// processing_fsm
module processing_fsm(clock, reset, start_signal, size, done, 
                            buf_0_write_en, buf_1_write_en, error_buf_write_en,
                            buf_0_w_data, buf_1_w_data, error_mem_w_data,
                            buf_0_r_data, buf_1_r_data, error_mem_r_data,
                            buf_0_addr, buf_1_addr, error_mem_addr, buf_sel);
clock: 7.0 ns
lec_check: 0
abc_area: 0
cap_margin: 40
cell_pad_in_sites_detail_placement: 1
core_aspect_ratio: 0.54
core_margin: 2
core_utilization: 47
cts_cluster_size: 89
max_routing_layer: met4
slew_margin: 20
run.sh (not shown) runs the stock make flow with config.mk's settings and CLKGATE_MAP_FILE=.
Rerun with:
Settings changed: ABC_AREA 0 to default, CAP_MARGIN 40 to 20, CELL_PAD_IN_SITES_DETAIL_PLACEMENT 1 to default, CORE_ASPECT_RATIO 0.54 to default, CORE_UTILIZATION 47 to 68, CTS_CLUSTER_SIZE 89 to default, MAX_ROUTING_LAYER met4 to default.
Clock period 7.0 ns to 5.52 ns, I/O delays scaled along.
- The changed run finished clean
- clock-buffer cell count goes down by 2
- synthesized area stays the same
- register-to-register slack degrades by 1100 ps
- routed wire length goes down by about a fifth
Rerun with:
Settings changed: CORE_UTILIZATION 68 to 58, CTS_CLUSTER_DIAMETER from default to 40, TNS_END_PERCENT from default to 15.
Clock period 5.52 ns to 5.0 ns, I/O delays scaled along.
What happened: The changed run produced a clean layout; utilization shrinks by 7.7 points; synthesized cell count stays the same; register-to-register slack degrades by 100 ps; flip-flop count does not change.

========
Starting RTL as in the previous note.
==> flow/config.mk <==
export PLATFORM = sky130hd
export DESIGN_NAME = processing_fsm
export DESIGN_NICKNAME = processing_fsm
export VERILOG_FILES = /design/flow/design.v
export SDC_FILE = /design/flow/constraint.sdc
export NUM_CORES = 4
export LEC_CHECK = 0
export ABC_AREA = 0
export CAP_MARGIN = 10
export CELL_PAD_IN_SITES_DETAIL_PLACEMENT = 1
export CORE_ASPECT_RATIO = 0.54
export CORE_MARGIN = 8
export CORE_UTILIZATION = 47
export CTS_CLUSTER_DIAMETER = 35
export CTS_CLUSTER_SIZE = 95
export GPL_ROUTABILITY_DRIVEN = 1
export GPL_TIMING_DRIVEN = 0
export HOLD_SLACK_MARGIN = 0.04
export MAX_ROUTING_LAYER = met4
export MIN_ROUTING_LAYER = met2
export PLACE_DENSITY_LB_ADDON = 0.23
export SLEW_MARGIN = 20
export TNS_END_PERCENT = 80
==> flow/constraint.sdc <==
create_clock -name core_clock -period 7.0 [get_ports {clock}]
set_input_delay 1.4000 -clock core_clock [delete_from_list [all_inputs] [get_ports {clock}]]
set_output_delay 1.4000 -clock core_clock [all_outputs]
set_load 0.01 [all_outputs]
The first run did not get past global routing on GRT-0116.
Edit:
- ABC_AREA: 0 -> unset
- CAP_MARGIN: 10 -> 20
- CELL_PAD_IN_SITES_DETAIL_PLACEMENT: 1 -> unset
- CORE_ASPECT_RATIO: 0.54 -> unset
- CORE_MARGIN: 8 -> 2
- CORE_UTILIZATION: 47 -> 65
- CTS_CLUSTER_DIAMETER: 35 -> unset
- CTS_CLUSTER_SIZE: 95 -> unset
- GPL_ROUTABILITY_DRIVEN: 1 -> unset
- GPL_TIMING_DRIVEN: 0 -> unset
- HOLD_SLACK_MARGIN: 0.04 -> unset
- MAX_ROUTING_LAYER: met4 -> unset
- MIN_ROUTING_LAYER: met2 -> unset
- PLACE_DENSITY_LB_ADDON: 0.23 -> unset
- TNS_END_PERCENT: 80 -> unset
- clock period: 7.0 -> 4.4 ns (I/O delays scaled with it)
Result: With this change the flow finished but failed the layout checks on negative setup slack; area after synthesis is unchanged; die size went down by 35%; synthesized cell count does not change.
Edit:
- ABC_AREA: unset -> 1
- CORE_UTILIZATION: 65 -> 72
- PLACE_DENSITY: unset -> 0.36
- TNS_END_PERCENT: unset -> 10
- clock period: 4.4 -> 3.08 ns (I/O delays scaled with it)
Effect:
- Now the flow ran to the end with violations: negative hold slack, negative setup slack
- hold slack degrades by 0.36 ns
- worst setup slack degrades by 1.0 ns
- utilization came out higher by 12 points
- design area came out higher by 7.1%
- synthesized cell count came out higher by 26%
- sequential share of layout area came out lower by 1.5 points
- final cell count came out higher by 26%
- die area came out lower by 8.0%
- synthesized area came out higher by 1.7%
